==> run a: inputs <==
==> flow/design.v <==
`timescale 100fs/100fs
module serial
    (  
      input  clk  
    , input  reset  
    , input  enable  
    , input  can_send
    , input [7:0] data_in
    , input  in_stb
    , output wire [7:0] data_out
    , output wire  out_stb
    );
  wire [8:0] c_ds_app_arg;
  wire  c_ds_app_arg_0;
  reg [5:0] maybeToBoola_c_ds_app_arg;
  wire [7:0] c_ds_app_arg_1;
  wire [6:0] result_0;
  wire [7:0] a;
  wire [12:0] result_1;
  reg [6:0] result_2;
  wire [6:0] c_case_alt;
  reg [6:0] c_case_alt_0;
  wire [1:0] dir;
  wire [6:0] c_case_alt_1;
  wire [6:0] c_case_alt_2;
  wire [6:0] c_case_alt_3;
  wire [3:0] a1;
  reg [4:0] inp_n;
  wire signed [63:0] c_inp_n_app_arg;
  reg [5:0] c_app_arg;
  wire [5:0] c_case_alt_4;
  reg [5:0] c_case_alt_5;
  reg [5:0] c_case_alt_6;
  wire [0:0] ctr;
  wire [1:0] ctr_0;
  wire [2:0] ctr_1;
  reg [5:0] result_3;
  reg [5:0] c_case_alt_7;
  reg [5:0] c_case_alt_8;
  reg [5:0] c_case_alt_9;
  wire [20:0] c_case_scrut;
  wire signed [63:0] wild;
  wire signed [63:0] c_wild_app_arg;
  wire  c_ds_app_arg_2;
  reg [31:0] maybeToBoola_c_ds_app_arg_0;
  wire [5:0] c_ds_app_arg_3;
  wire [32:0] result_4;
  wire [5:0] a_0;
  wire signed [63:0] c_r_app_arg;
  wire [15:0] result_5;
  wire signed [63:0] c_ds1_app_arg;
  wire [16:0] r;
  wire [15:0] result_6;
  wire signed [63:0] c_r_app_arg_0;
  wire [15:0] result_7;
  reg [32:0] c_app_arg_0;
  wire [64:0] result_8;
  wire [15:0] x;
  wire [15:0] y;
  wire [3:0] n;
  wire [3:0] n_0;
  wire [3:0] n_1;
  reg [31:0] ds1;
  wire [16:0] r_0;
  wire [16:0] r_1;
  reg [36:0] maybeToBoola_c_ds_app_arg_1;
  wire [8:0] result_9;
  wire [45:0] c_case_alt_10;
  wire [8:0] c_app_arg_1;
  wire [8:0] c_case_alt_11;
  wire [7:0] result_10;
  wire signed [63:0] c_app_arg_2;
  wire signed [63:0] c_app_arg_3;
  wire [31:0] a_1;
  wire [3:0] c_app_arg_4;
  wire [4:0] z;
  wire [3:0] result_11;
  wire [3:0] digitIdx;
  wire [32:0] c_app_arg_5;
  wire [31:0] n_2;
  wire [32:0] number;
  reg [265:0] maybeToBoola_c_ds_app_arg_2;
  wire [8:0] result_12;
  wire signed [63:0] c_wild3_app_arg;
  wire [255:0] result_13;
  wire [255:0] c_app_arg_6;
  wire [4:0] c_app_arg_7;
  wire [4:0] c_app_arg_8;
  wire signed [63:0] c_wild3_app_arg_0;
  wire [7:0] result_14;
  wire [8:0] c_app_arg_9;
  wire [274:0] result_15;
  wire  canSend;
  wire [7:0] a_2;
  wire signed [63:0] wild3;
  wire signed [63:0] wild3_0;
  wire  doSend;
  wire [4:0] readPointer1;
  wire [4:0] writePointer1;
  wire [255:0] memory1;
  wire [7:0] a1_0;
  wire [9:0] eta;
  wire [7:0] c_bv;
  wire signed [63:0] result_selection_res;
  wire [0:0] c_case_alt_selection_9;
  wire [16:0] c_bv_0;
  wire [16:0] c_bv_1;
  wire [16:0] c_bv_2;
  wire [31:0] c_i_29;
  wire [31:0] c_i_31;
  wire [8:0] result;
  assign eta = {can_send,   data_in,   in_stb};
  assign c_ds_app_arg = eta[0:0] ? {1'b1,eta[8:1]} : {1'b0,8'bxxxxxxxx};
  assign c_ds_app_arg_0 = c_ds_app_arg[8:8] ? 1'b1 : 1'b0;
  always @(posedge clk or  posedge  reset) begin : maybeToBoola_c_ds_app_arg_register
    if ( reset) begin
      maybeToBoola_c_ds_app_arg <= {3'b000,1'd1,2'bxx};
    end else if (c_ds_app_arg_0) begin
      maybeToBoola_c_ds_app_arg <= result_1[12:7];
    end
  end
  assign c_ds_app_arg_1 = c_ds_app_arg[8:8] ? a : 8'b00000111;
  assign result_0 = result_1[6:0];
  assign a = c_ds_app_arg[7:0];
  assign result_1 = {c_app_arg,   result_2};
  always @(*) begin
    case(maybeToBoola_c_ds_app_arg[5:3])
      3'b100 : result_2 = c_case_alt_0;
      3'b101 : result_2 = c_case_alt;
      default : result_2 = {1'b0,6'bxxxxxx};
    endcase
  end
  assign c_case_alt = inp_n[4:4] ? {1'b1,{2'b11,4'bxxxx}} : {1'b0,6'bxxxxxx};
  always @(*) begin
    case(dir)
      2'b00 : c_case_alt_0 = c_case_alt_3;
      2'b01 : c_case_alt_0 = c_case_alt_2;
      default : c_case_alt_0 = c_case_alt_1;
    endcase
  end
  assign dir = maybeToBoola_c_ds_app_arg[2:1];
  assign c_case_alt_1 = inp_n[4:4] ? {1'b1,{2'b10,a1}} : {1'b0,6'bxxxxxx};
  assign c_case_alt_2 = inp_n[4:4] ? {1'b1,{2'b01,a1}} : {1'b0,6'bxxxxxx};
  assign c_case_alt_3 = inp_n[4:4] ? {1'b1,{2'b00,a1}} : {1'b0,6'bxxxxxx};
  assign a1 = inp_n[3:0];
  always @(*) begin
    case(c_ds_app_arg_1)
      8'b00000111 : inp_n = {1'b0,4'bxxxx};
      default : inp_n = {1'b1,$unsigned(c_inp_n_app_arg[0+:4])};
    endcase
  end
  assign c_bv = (c_ds_app_arg_1 & 8'b00001111);
  assign c_inp_n_app_arg = $unsigned({{(64-8) {1'b0}},c_bv});
  always @(*) begin
    case(maybeToBoola_c_ds_app_arg[5:3])
      3'b000 : c_app_arg = result_3;
      3'b001 : c_app_arg = c_case_alt_6;
      3'b010 : c_app_arg = c_case_alt_5;
      3'b011 : c_app_arg = c_case_alt_4;
      3'b100 : c_app_arg = {3'b000,1'd0,2'bxx};
      3'b101 : c_app_arg = {3'b110,3'bxxx};
      default : c_app_arg = {3'b110,3'bxxx};
    endcase
  end
  assign c_case_alt_4 = ctr ? {3'b011,ctr - 1'd1,2'bxx} : {3'b100,2'd1,1'bx};
  always @(*) begin
    case(ctr_0)
      2'd0 : c_case_alt_5 = {3'b100,2'd2,1'bx};
      default : c_case_alt_5 = {3'b010,ctr_0 - 2'd1,1'bx};
    endcase
  end
  always @(*) begin
    case(ctr_1)
      3'd0 : c_case_alt_6 = {3'b100,2'd0,1'bx};
      default : c_case_alt_6 = {3'b001,ctr_1 - 3'd1};
    endcase
  end
  assign ctr = maybeToBoola_c_ds_app_arg[2:2];
  assign ctr_0 = maybeToBoola_c_ds_app_arg[2:1];
  assign ctr_1 = maybeToBoola_c_ds_app_arg[2:0];
  assign result_selection_res = (($unsigned(wild)) <= 64'd1114111) ? 64'sd1 : 64'sd0;
  always @(*) begin
    case(result_selection_res)
      64'sd1 : result_3 = c_case_alt_7;
      default : result_3 = {6 {1'bx}};
    endcase
  end
  assign c_case_alt_selection_9 = maybeToBoola_c_ds_app_arg[2:2];
  always @(*) begin
    case(c_case_alt_selection_9)
      1'd0 : c_case_alt_7 = c_case_alt_9;
      1'd1 : c_case_alt_7 = c_case_alt_8;
      default : c_case_alt_7 = {6 {1'bx}};
    endcase
  end
  always @(*) begin
    case(c_case_scrut)
      21'd10 : c_case_alt_8 = {3'b101,3'bxxx};
      21'd100 : c_case_alt_8 = {3'b010,2'd3,1'bx};
      21'd102 : c_case_alt_8 = {3'b001,3'd6};
      21'd117 : c_case_alt_8 = {3'b011,1'd1,2'bxx};
      default : c_case_alt_8 = {6 {1'bx}};
    endcase
  end
  always @(*) begin
    case(c_case_scrut)
      21'd10 : c_case_alt_9 = {3'b000,1'd1,2'bxx};
      default : c_case_alt_9 = {6 {1'bx}};
    endcase
  end
  assign c_case_scrut = $unsigned(wild[0+:21]);
  assign wild = $signed(c_wild_app_arg);
  assign c_wild_app_arg = $unsigned({{(64-8) {1'b0}},c_ds_app_arg_1});
  assign c_ds_app_arg_2 = result_0[6:6] ? 1'b1 : 1'b0;
  always @(posedge clk or  posedge  reset) begin : maybeToBoola_c_ds_app_arg_0_register
    if ( reset) begin
      maybeToBoola_c_ds_app_arg_0 <= {16'd0,   16'd0};
    end else if (c_ds_app_arg_2) begin
      maybeToBoola_c_ds_app_arg_0 <= result_8[64:33];
    end
  end
  assign c_ds_app_arg_3 = result_0[6:6] ? a_0 : {2'b00,4'd0};
  assign result_4 = result_8[32:0];
  assign a_0 = result_0[5:0];
  assign c_r_app_arg = $unsigned({{(64-4) {1'b0}},n});
  assign c_bv_0 = (r_0);
  assign result_5 = (( c_bv_0[17-1] ) == 1'b0) ? (r_0[0+:16]) : 16'd65535;
  assign c_ds1_app_arg = $unsigned({{(64-4) {1'b0}},n_1});
  assign r =  y - ($unsigned(c_ds1_app_arg[0+:16]));
  assign c_bv_1 = (r);
  assign result_6 = (( c_bv_1[17-1] ) == 1'b0) ? (r[0+:16]) : (16'd0);
  assign c_r_app_arg_0 = $unsigned({{(64-4) {1'b0}},n_0});
  assign c_bv_2 = (r_1);
  assign result_7 = (( c_bv_2[17-1] ) == 1'b0) ? (r_1[0+:16]) : 16'd65535;
  always @(*) begin
    case(c_ds_app_arg_3[5:4])
      2'b11 : c_app_arg_0 = {1'b1,({{(32-16) {1'b0}},x}) * ({{(32-16) {1'b0}},y})};
      default : c_app_arg_0 = {1'b0,32'bxxxxxxxxxxxxxxxxxxxxxxxxxxxxxxxx};
    endcase
  end
  assign result_8 = {{ds1[31:16],   ds1[15:0]},
                     c_app_arg_0};
  assign x = maybeToBoola_c_ds_app_arg_0[31:16];
  assign y = maybeToBoola_c_ds_app_arg_0[15:0];
  assign n = c_ds_app_arg_3[3:0];
  assign n_0 = c_ds_app_arg_3[3:0];
  assign n_1 = c_ds_app_arg_3[3:0];
  always @(*) begin
    case(c_ds_app_arg_3[5:4])
      2'b00 : ds1 = {result_5,   y};
      2'b01 : ds1 = {x,   result_6};
      2'b10 : ds1 = {x,   result_7};
      default : ds1 = maybeToBoola_c_ds_app_arg_0;
    endcase
  end
  assign r_0 = x + ($unsigned(c_r_app_arg[0+:16]));
  assign r_1 = y + ($unsigned(c_r_app_arg_0[0+:16]));
  always @(posedge clk or  posedge  reset) begin : maybeToBoola_c_ds_app_arg_1_register
    if ( reset) begin
      maybeToBoola_c_ds_app_arg_1 <= {{1'b0,32'bxxxxxxxxxxxxxxxxxxxxxxxxxxxxxxxx},   4'd0};
    end else if (enable) begin
      maybeToBoola_c_ds_app_arg_1 <= c_case_alt_10[45:9];
    end
  end
  assign result_9 = c_case_alt_10[8:0];
  assign c_case_alt_10 = {{c_app_arg_5,
                           c_app_arg_4},   c_app_arg_1};
  assign c_app_arg_1 = (digitIdx < 4'd8) ? c_case_alt_11 : {1'b0,8'bxxxxxxxx};
  assign c_case_alt_11 = number[32:32] ? {1'b1,result_10} : {1'b0,8'bxxxxxxxx};
  assign result_10 = (a_1 <= 32'd9) ? ($unsigned(c_app_arg_2[0+:8])) : ($unsigned(c_app_arg_3[0+:8]));
  assign c_i_29 = (32'd48 | a_1);
  assign c_app_arg_2 = $unsigned({{(64-32) {1'b0}},c_i_29});
  assign c_i_31 = (a_1 + 32'd87);
  assign c_app_arg_3 = $unsigned({{(64-32) {1'b0}},c_i_31});
  assign a_1 = n_2 >> (64'sd28);
  assign c_app_arg_4 = number[32:32] ? result_11 : 4'd0;
  assign z = digitIdx + 4'd1;
  assign result_11 = (z > 5'd8) ? 4'd8 : (z[0+:4]);
  assign digitIdx = maybeToBoola_c_ds_app_arg_1[3:0];
  assign c_app_arg_5 = number[32:32] ? {1'b1,n_2 << (64'sd4)} : result_4;
  assign n_2 = number[31:0];
  assign number = maybeToBoola_c_ds_app_arg_1[36:4];
  always @(posedge clk or  posedge  reset) begin : maybeToBoola_c_ds_app_arg_2_register
    if ( reset) begin
      maybeToBoola_c_ds_app_arg_2 <= {{8'b00000001,   8'b00000001,   8'b00000001,   8'b00000001,   8'b00000001,
    8'b00000001,   8'b00000001,   8'b00000001,   8'b00000001,   8'b00000001,
    8'b00000001,   8'b00000001,   8'b00000001,   8'b00000001,   8'b00000001,
    8'b00000001,   8'b00000001,   8'b00000001,   8'b00000001,   8'b00000001,
    8'b00000001,   8'b00000001,   8'b00000001,   8'b00000001,   8'b00000001,
    8'b00000001,   8'b00000001,   8'b00000001,   8'b00000001,   8'b00000001,
    8'b00000001,   8'b00000001},   5'd0,   5'd0};
    end else if (enable) begin
      maybeToBoola_c_ds_app_arg_2 <= result_15[274:9];
    end
  end
  assign result_12 = result_15[8:0];
  assign c_wild3_app_arg = $unsigned({{(64-5) {1'b0}},writePointer1});
  genvar i;
  generate
  for (i=0;i<32;i=i+1) begin : vector_replace
    assign result_13[(31-i)*8+:8] = (wild3) == i ? a_2 : memory1[(31-i)*8+:8];
  end
  endgenerate
  assign c_app_arg_6 = result_9[8:8] ? result_13 : memory1;
  assign c_app_arg_7 = result_9[8:8] ? (writePointer1 + 5'd1) : writePointer1;
  assign c_app_arg_8 = doSend ? (readPointer1 + 5'd1) : readPointer1;
  assign c_wild3_app_arg_0 = $unsigned({{(64-5) {1'b0}},readPointer1});
  wire [7:0] vecArray [0:32-1];
  genvar i_0;
  generate
  for (i_0=0; i_0 < 32; i_0=i_0+1) begin : mk_array
    assign vecArray[(32-1)-i_0] = memory1[i_0*8+:8];
  end
  endgenerate
  assign result_14 = vecArray[(wild3_0)];
  assign c_app_arg_9 = doSend ? {1'b1,result_14} : {1'b0,8'bxxxxxxxx};
  assign result_15 = {{c_app_arg_6,
                       c_app_arg_7,   c_app_arg_8},   c_app_arg_9};
  assign canSend = eta[9:9];
  assign a_2 = result_9[7:0];
  assign wild3 = $signed(c_wild3_app_arg);
  assign wild3_0 = $signed(c_wild3_app_arg_0);
  assign doSend = canSend ? (writePointer1 > readPointer1) : 1'b0;
  assign readPointer1 = maybeToBoola_c_ds_app_arg_2[4:0];
  assign writePointer1 = maybeToBoola_c_ds_app_arg_2[9:5];
  assign memory1 = maybeToBoola_c_ds_app_arg_2[265:10];
  assign result = result_12[8:8] ? {a1_0,
                                    1'b1} : {{8 {1'bx}},   1'b0};
  assign a1_0 = result_12[7:0];
  assign data_out = result[8:1];
  assign out_stb = result[0:0];
endmodule
==> flow/run.sh <==
#!/bin/bash
# the make line also repeats each setting of config.mk as NAME=value (left out here)
make -C /OpenROAD-flow-scripts/flow DESIGN_CONFIG=/design/flow/config.mk WORK_HOME=/design/flow/orfs CLKGATE_MAP_FILE= finish
==> flow/config.mk <==
export PLATFORM = sky130hd
export DESIGN_NAME = serial
export DESIGN_NICKNAME = serial
export VERILOG_FILES = /design/flow/design.v
export SDC_FILE = /design/flow/constraint.sdc
export NUM_CORES = 4
export LEC_CHECK = 0
export CAP_MARGIN = 20
export CELL_PAD_IN_SITES_GLOBAL_PLACEMENT = 0
export CORE_ASPECT_RATIO = 1.41
export CORE_MARGIN = 2
export CORE_UTILIZATION = 72
export CTS_CLUSTER_SIZE = 59
export GPL_ROUTABILITY_DRIVEN = 1
export GPL_TIMING_DRIVEN = 1
export HOLD_SLACK_MARGIN = -0.08
export MAX_ROUTING_LAYER = met4
export PLACE_DENSITY = 0.35
export SETUP_SLACK_MARGIN = 1.91
export SLEW_MARGIN = 20
export TNS_END_PERCENT = 85
==> flow/constraint.sdc <==
create_clock -name core_clock -period 6.66 [get_ports {clk}]
set_input_delay 1.3320 -clock core_clock [delete_from_list [all_inputs] [get_ports {clk}]]
set_output_delay 1.3320 -clock core_clock [all_outputs]
set_load 0.01 [all_outputs]
==> run b: changes against run a <==
==> flow/config.mk (replaced) <==
export PLATFORM = sky130hd
export DESIGN_NAME = serial
export DESIGN_NICKNAME = serial
export VERILOG_FILES = /design/flow/design.v
export SDC_FILE = /design/flow/constraint.sdc
export NUM_CORES = 4
export LEC_CHECK = 0
export CAP_MARGIN = 20
export CELL_PAD_IN_SITES_GLOBAL_PLACEMENT = 0
export CORE_ASPECT_RATIO = 0.54
export CORE_MARGIN = 2
export CORE_UTILIZATION = 72
export CTS_CLUSTER_DIAMETER = 26
export CTS_CLUSTER_SIZE = 51
export GPL_ROUTABILITY_DRIVEN = 1
export GPL_TIMING_DRIVEN = 1
export MAX_ROUTING_LAYER = met4
export PLACE_DENSITY_LB_ADDON = 0.0
export SETUP_SLACK_MARGIN = 1.91
export SLEW_MARGIN = 20
export TNS_END_PERCENT = 85
==> run c: changes against run a <==
==> flow/config.mk (replaced) <==
export PLATFORM = sky130hd
export DESIGN_NAME = serial
export DESIGN_NICKNAME = serial
export VERILOG_FILES = /design/flow/design.v
export SDC_FILE = /design/flow/constraint.sdc
export NUM_CORES = 4
export LEC_CHECK = 0
export CAP_MARGIN = 20
export CELL_PAD_IN_SITES_GLOBAL_PLACEMENT = 0
export CORE_ASPECT_RATIO = 1.41
export CORE_MARGIN = 2
export CORE_UTILIZATION = 56
export CTS_CLUSTER_SIZE = 82
export GPL_ROUTABILITY_DRIVEN = 0
export GPL_TIMING_DRIVEN = 0
export MAX_ROUTING_LAYER = met4
export PLACE_DENSITY = 0.67
export SLEW_MARGIN = 30
export TNS_END_PERCENT = 55
==> flow/constraint.sdc (replaced) <==
create_clock -name core_clock -period 4.57 [get_ports {clk}]
set_input_delay 0.9140 -clock core_clock [delete_from_list [all_inputs] [get_ports {clk}]]
set_output_delay 0.9140 -clock core_clock [all_outputs]
set_load 0.01 [all_outputs]
==> run d: changes against run a <==
==> flow/config.mk (replaced) <==
export PLATFORM = sky130hd
export DESIGN_NAME = serial
export DESIGN_NICKNAME = serial
export VERILOG_FILES = /design/flow/design.v
export SDC_FILE = /design/flow/constraint.sdc
export NUM_CORES = 4
export LEC_CHECK = 0
export CAP_MARGIN = 20
export CORE_MARGIN = 2
export CORE_UTILIZATION = 72
export CTS_CLUSTER_DIAMETER = 27
export CTS_CLUSTER_SIZE = 50
export PLACE_DENSITY_LB_ADDON = 0.0
export SETUP_SLACK_MARGIN = 1.04
export SLEW_MARGIN = 20
==> flow/constraint.sdc (replaced) <==
create_clock -name core_clock -period 6.11 [get_ports {clk}]
set_input_delay 1.2220 -clock core_clock [delete_from_list [all_inputs] [get_ports {clk}]]
set_output_delay 1.2220 -clock core_clock [all_outputs]
set_load 0.01 [all_outputs]
==> qor summary <==
quantity                                                                                run b                            run d                             run c                            run a
Status                                                                complete, no violations          complete, no violations          finished with violations          complete, no violations
Layout check failures                                                                       -                                -                      setup timing                                -
Maximum fanout count along the critical path                                                7                                6                                 6                                7
Psw                                                                                   3110 uW                          3390 uW                           3970 uW                          2540 uW
Global Route Usage Sum                                                                  49.1%                            46.1%                             39.3%                            44.1%
Highest-utilization routing layer at the global route stage                              met1                             met2                              met2                             met2
Initial DRC count                                                                       3,990                            3,276                             1,653                            2,116
CP startpoint                                                  maybeToBoola_c_ds_app_arg_0[4]   maybeToBoola_c_ds_app_arg_0[4]    maybeToBoola_c_ds_app_arg_0[6]   maybeToBoola_c_ds_app_arg_0[4]
Total via count after detailed routing                                                 22,967                           22,557                            21,141                           21,171
Heaviest power group                                                        the clock network                the clock network               combinational logic              combinational logic
Total power                                                                           7690 uW                          9100 uW                           9620 uW                          6400 uW
Critical-path cell with the highest stage delay                                       dfrtp_4                             fa_1                              fa_2                          dfrtp_4
Required time reported for the critical path endpoint                                 7.10 ns                          6.59 ns                           4.99 ns                          7.11 ns
Deepest level of the CTS H-tree                                                             2                                3                                 2                                1
Worst min-delay path startpoint                              maybeToBoola_c_ds_app_arg_2[123]  maybeToBoola_c_ds_app_arg_2[27]  maybeToBoola_c_ds_app_arg_2[223]  maybeToBoola_c_ds_app_arg_2[52]
Hold Crit Endpoint                                           maybeToBoola_c_ds_app_arg_2[123]  maybeToBoola_c_ds_app_arg_2[27]  maybeToBoola_c_ds_app_arg_2[223]  maybeToBoola_c_ds_app_arg_2[52]
Utilization of the core after routing                                                   86.7%                            87.0%                             66.6%                            83.1%
Sw Ratio                                                                                40.4%                            37.3%                             41.2%                            39.7%
Filler cell count in the final layout                                                   1,640                            1,629                             3,452                            1,980
Internal power summed over all cells                                                  4580 uW                          5710 uW                           5650 uW                          3860 uW
Total power density per cell area                                                 268 nW/um^2                      314 nW/um^2                       338 nW/um^2                      233 nW/um^2
Wire length of the first global-routing pass                                           127 mm                           124 mm                            127 mm                           115 mm
Leak Pwr                                                                            0.0131 uW                        0.0132 uW                         0.0129 uW                        0.0125 uW
No activity file was given, so power comes from the tool's default toggle rates.
